// lc4_core
module lc4_core
   (input  wire        clk,
    input  wire        rst,
    output wire [15:0] o_cur_pc,
    input  wire [15:0] i_cur_insn,
    output wire [15:0] o_dmem_addr,
    input  wire [15:0] i_cur_dmem_data,
    output wire        o_dmem_we,
    output wire [15:0] o_dmem_towrite,
    output wire [1:0]  test_stall,
    output wire [15:0] test_cur_pc,
    output wire [15:0] test_cur_insn,
    output wire        test_regfile_we,
    output wire [2:0]  test_regfile_wsel,
    output wire [15:0] test_regfile_data,
    output wire        test_nzp_we,
    output wire [2:0]  test_nzp_new_bits,
    output wire        test_dmem_we,
    output wire [15:0] test_dmem_addr,
    output wire [15:0] test_dmem_data
    );
For scale: about 6,400 cells after synthesis, about 520 flip-flops, about 170 I/O pins, roughly 0.043 mm2 of cells after synthesis.
Settings: LEC_CHECK=0, ABC_AREA=1, CAP_MARGIN=20, CORE_ASPECT_RATIO=0.5, CORE_MARGIN=2, CORE_UTILIZATION=72, CTS_CLUSTER_DIAMETER=375, CTS_CLUSTER_SIZE=97, PLACE_DENSITY_LB_ADDON=0.01, SLEW_MARGIN=20, TNS_END_PERCENT=5; clock period 21.6 ns.
run.sh (not shown) runs the stock make flow with config.mk's settings and CLKGATE_MAP_FILE=.
The baseline did not get past 5_1_grt (GRT-0116).
==> next run, changes <==
- CORE_ASPECT_RATIO: 0.5 -> default
- CORE_UTILIZATION: 72 -> 58
- CTS_CLUSTER_DIAMETER: 375 -> 253
- CTS_CLUSTER_SIZE: 97 -> default
- PLACE_DENSITY_LB_ADDON: 0.01 -> default
- TNS_END_PERCENT: 5 -> default
- clock period: 21.6 -> 21.7 ns (I/O delays scaled with it)
- With this change the flow finished but failed the layout checks on negative setup slack
- synthesized area stays the same
- die size increases by a quarter to a third
- synthesized cell count stays the same
==> next run, changes <==
- ABC_AREA: 1 -> default
- CORE_UTILIZATION: 58 -> 65
- CTS_CLUSTER_DIAMETER: 253 -> default
- TNS_END_PERCENT: default -> 5
- clock period: 21.7 -> 26.9 ns (I/O delays scaled with it)
Outcome: Now the flow failed in 5_1_grt; synthesized area rises by a little under a tenth; die size is lower by a few percent; synthesized cell count fell by a few percent.
==> next run, changes <==
- CORE_UTILIZATION: 65 -> 40
- TNS_END_PERCENT: 5 -> default
- clock period: 26.9 -> 40.0 ns (I/O delays scaled with it)
What happened:
- The changed run finished with timing, DRC and antenna clean
- die size is higher by well over a third
- synthesized area stays the same
- synthesized cell count stays the same
==> next run, changes <==
- CELL_PAD_IN_SITES_GLOBAL_PLACEMENT: default -> 2
- CORE_UTILIZATION: 40 -> 31
- CTS_CLUSTER_DIAMETER: default -> 40
- GPL_TIMING_DRIVEN: default -> 0
- PLACE_DENSITY: default -> 0.66
Effect: Via count grows by about 3.3%. Worst setup slack loses 0.50 ns. Register-to-register slack loses 0.50 ns. Synthesized area is unchanged. Utilization shrinks by 7.8 points. Non-clock buffer count grows by 270. Global-route usage shrinks by 0.64 points. Maximum frequency shrinks by about 1.3%. Critical path depth grows by 2.
==> next run, changes <==
- CELL_PAD_IN_SITES_GLOBAL_PLACEMENT: 2 -> default
- CORE_UTILIZATION: 31 -> 68
- CTS_CLUSTER_DIAMETER: 40 -> default
- CTS_CLUSTER_SIZE: default -> 35
- GPL_TIMING_DRIVEN: 0 -> default
- PLACE_DENSITY: 0.66 -> default
- SETUP_SLACK_MARGIN: default -> 5.0
- clock period: 40.0 -> 36.8 ns (I/O delays scaled with it)
=> With this change the flow did not get past 5_1_grt with GRT-0232. Area after synthesis does not change. Die area drops by 54%. Synthesized cell count is unchanged.


lc4_core again, from the RTL that the note above started with.
Settings: LEC_CHECK=0, CAP_MARGIN=20, CELL_PAD_IN_SITES_GLOBAL_PLACEMENT=3, CORE_MARGIN=4, CORE_UTILIZATION=72, GPL_ROUTABILITY_DRIVEN=0, GPL_TIMING_DRIVEN=0, HOLD_SLACK_MARGIN=0.06, SETUP_SLACK_MARGIN=5.0, SLEW_MARGIN=20, TNS_END_PERCENT=20; clock period 57.2 ns.
The baseline never finished: it broke off in global placement without I/O (3_1_place_gp_skip_io) with GPL-0301.
Next try:
- ABC_AREA: unset -> 1
- CELL_PAD_IN_SITES_DETAIL_PLACEMENT: unset -> 1
- CORE_MARGIN: 4 -> 8
- CORE_UTILIZATION: 72 -> 45
- CTS_CLUSTER_DIAMETER: unset -> 57
- HOLD_SLACK_MARGIN: 0.06 -> unset
- MAX_ROUTING_LAYER: unset -> met4
- MIN_ROUTING_LAYER: unset -> met2
- TNS_END_PERCENT: 20 -> 90
After rerunning: The changed run never finished: it broke off in global placement without I/O (3_1_place_gp_skip_io) on GPL-0301; die area rose by about 54%; synthesized area fell by about 7%; synthesized cell count rose by about 2.3%.


Starting RTL as in the previous note.
make LEC_CHECK=0 ABC_AREA=1 CAP_MARGIN=20 CORE_MARGIN=2 CORE_UTILIZATION=72 CTS_CLUSTER_SIZE=40 GPL_ROUTABILITY_DRIVEN=1 GPL_TIMING_DRIVEN=1 HOLD_SLACK_MARGIN=0.3 MAX_ROUTING_LAYER=met4 PLACE_DENSITY_LB_ADDON=0.18 SETUP_SLACK_MARGIN=0.56 SLEW_MARGIN=20 TNS_END_PERCENT=5 finish   # period 29.7 ns
The first run ended with an error in global routing (GRT-0116).
Then changed:
--- a/flow/config.mk
+++ b/flow/config.mk
@@ -10,10 +10,8 @@
 export CORE_MARGIN = 2
-export CORE_UTILIZATION = 72
-export CTS_CLUSTER_SIZE = 40
+export CORE_UTILIZATION = 64
+export CTS_CLUSTER_SIZE = 98
 export GPL_ROUTABILITY_DRIVEN = 1
 export GPL_TIMING_DRIVEN = 1
-export HOLD_SLACK_MARGIN = 0.3
 export MAX_ROUTING_LAYER = met4
-export PLACE_DENSITY_LB_ADDON = 0.18
-export SETUP_SLACK_MARGIN = 0.56
+export PLACE_DENSITY = 0.47
 export SLEW_MARGIN = 20
==> flow/constraint.sdc (replaced) <==
create_clock -name core_clock -period 31.4 [get_ports {clk}]
set_input_delay 6.2800 -clock core_clock [delete_from_list [all_inputs] [get_ports {clk}]]
set_output_delay 6.2800 -clock core_clock [all_outputs]
set_load 0.01 [all_outputs]
Result: The changed run finished but fails on setup timing. Die area rose by 12%. Synthesized area does not change. Synthesized cell count does not change.


== Q ==
Starting RTL as in the previous note.
==> flow/config.mk <==
export PLATFORM = sky130hd
export DESIGN_NAME = lc4_core
export DESIGN_NICKNAME = lc4_core
export VERILOG_FILES = /design/flow/design.v
export SDC_FILE = /design/flow/constraint.sdc
export NUM_CORES = 4
export LEC_CHECK = 0
export ABC_AREA = 1
export CAP_MARGIN = 20
export CORE_MARGIN = 2
export CORE_UTILIZATION = 57
export CTS_CLUSTER_SIZE = 98
export GPL_ROUTABILITY_DRIVEN = 1
export GPL_TIMING_DRIVEN = 1
export PLACE_DENSITY = 0.47
export SETUP_SLACK_MARGIN = 5.0
export SLEW_MARGIN = 20
==> flow/constraint.sdc <==
create_clock -name core_clock -period 35.3 [get_ports {clk}]
set_input_delay 7.0600 -clock core_clock [delete_from_list [all_inputs] [get_ports {clk}]]
set_output_delay 7.0600 -clock core_clock [all_outputs]
set_load 0.01 [all_outputs]
Input-level comparison between T and Q:
diff --git a/flow/config.mk b/flow/config.mk
--- a/flow/config.mk
+++ b/flow/config.mk
@@ -8 +7,0 @@
-export ABC_AREA = 1
@@ -11,6 +10 @@
-export CORE_UTILIZATION = 57
-export CTS_CLUSTER_SIZE = 98
-export GPL_ROUTABILITY_DRIVEN = 1
-export GPL_TIMING_DRIVEN = 1
-export PLACE_DENSITY = 0.47
-export SETUP_SLACK_MARGIN = 5.0
+export CORE_UTILIZATION = 40
==> flow/constraint.sdc <==
create_clock -name core_clock -period 39.0 [get_ports {clk}]
set_input_delay 7.8000 -clock core_clock [delete_from_list [all_inputs] [get_ports {clk}]]
set_output_delay 7.8000 -clock core_clock [all_outputs]
set_load 0.01 [all_outputs]
Results
- H-tree depth: T vs Q identical
- Q → T: per-cell via count in the routed design went down; first-pass GRT wire length saw an increase; clock network area share saw an increase; area added between synthesis and finish now sits lower; worst hold-check slack rose 26 ps.
- Delta (T minus Q): synthesized chip area reported by yosys climbed about 8%.
- Number of antenna-violating nets in the routed design came out exactly the same in Q and T.


v13:
lc4_core again, from the RTL that the note above started with.
Design lc4_core, start of the top module:
module lc4_core
   (input  wire        clk,
    input  wire        rst,
    output wire [15:0] o_cur_pc,
    input  wire [15:0] i_cur_insn,
    output wire [15:0] o_dmem_addr,
    input  wire [15:0] i_cur_dmem_data,
    output wire        o_dmem_we,
    output wire [15:0] o_dmem_towrite,
    output wire [1:0]  test_stall,
    output wire [15:0] test_cur_pc,
    output wire [15:0] test_cur_insn,
    output wire        test_regfile_we,
    output wire [2:0]  test_regfile_wsel,
    output wire [15:0] test_regfile_data,
    output wire        test_nzp_we,
    output wire [2:0]  test_nzp_new_bits,
    output wire        test_dmem_we,
    output wire [15:0] test_dmem_addr,
    output wire [15:0] test_dmem_data
    );
Settings: LEC_CHECK=0, ABC_AREA=0, CAP_MARGIN=30, CELL_PAD_IN_SITES_GLOBAL_PLACEMENT=0, CORE_MARGIN=8, CORE_UTILIZATION=46, CTS_CLUSTER_DIAMETER=54, CTS_CLUSTER_SIZE=11, GPL_ROUTABILITY_DRIVEN=1, GPL_TIMING_DRIVEN=1, MAX_ROUTING_LAYER=met4, MIN_ROUTING_LAYER=met1, PLACE_DENSITY_LB_ADDON=0.06, SETUP_SLACK_MARGIN=0.01, SLEW_MARGIN=15, TNS_END_PERCENT=35; clock period 39.7 ns.
The following lists how v55 was set up differently from v13:
Settings: a deleted CTS_CLUSTER_DIAMETER that had been 54; a change of CORE_MARGIN from 8 to 2; a deleted GPL_TIMING_DRIVEN that had been 1; a deleted CTS_CLUSTER_SIZE that had been 11; a change of SLEW_MARGIN from 15 to 20; a change of CAP_MARGIN from 30 to 20; a deleted CELL_PAD_IN_SITES_GLOBAL_PLACEMENT that had been 0; a deleted PLACE_DENSITY_LB_ADDON that had been 0.06; a deleted ABC_AREA that had been 0; a deleted GPL_ROUTABILITY_DRIVEN that had been 1; a deleted MIN_ROUTING_LAYER that had been met1; a deleted TNS_END_PERCENT that had been 35; a deleted SETUP_SLACK_MARGIN that had been 0.01; a change of CORE_UTILIZATION from 46 to 65; a change of the clock period (ns, I/O delays scaled along) from 39.7 to 26.9.
--- outcome ---
global routing: v55 exited with error
Comparing v55 against v13, there is no change at all in number of buffer cells added on primary ports.
Comparing v13 and v55, the higher cell count after placement is on v55.
Comparing v13 with v55, the share of synthesized registers carrying an async set or reset came out essentially unchanged.
Looking at minimum setup slack after placement across both flows, v55 is the weaker of the two, with v13 ahead.
## Diff of input files: v39 against v55
Settings: MAX_ROUTING_LAYER no longer set, was met4; CORE_UTILIZATION now 58, was 65; SETUP_SLACK_MARGIN now 5.0, previously not set; the clock period (ns, I/O delays scaled along) now 31.8, was 26.9.
--- outcome ---
- Of v39 and v55, only v55 never reached the final stage.
- v39 finished all stages; however, its layout fails the closing checks, the failures being setup timing.
- Compared with v55, v39 shows area of the core that has gone up by more than 10%.
- Taking v55 as the reference point, the post-CTS setup buffer count of v39 rises by about 1%.
- v55 has a lower pre-CTS worst setup slack than v39.
- v39 vs. v55: vertical die dimension increased about 6%, number of buffers added by the clock tree synthesis step went up, post-synthesis cell count barely changed, HPWL reported at the end of detailed placement held.
- Summary of v39 over v55: area enclosed by the die boundary +8700 um2; routability-driven placement congestion ratio -about 7%; area fraction in and, or, nand and nor cells after synthesis ~0 delta; initial standard-cell utilization of the core -7.3 points.
For v32, these inputs were changed with respect to v39:
Settings: CORE_UTILIZATION now 66, was 58; MAX_ROUTING_LAYER now met4, previously not set; the clock period (ns, I/O delays scaled along) now 37.0, was 31.8.
Notes after the runs:
v32 did not make it past global routing, where a tool error ended it.
Delta (v32 minus v39): die size now smaller; post-cts resize count climbed 13%; synthesized area saw little to no change; instance count after placement with tap cells included has decreased.
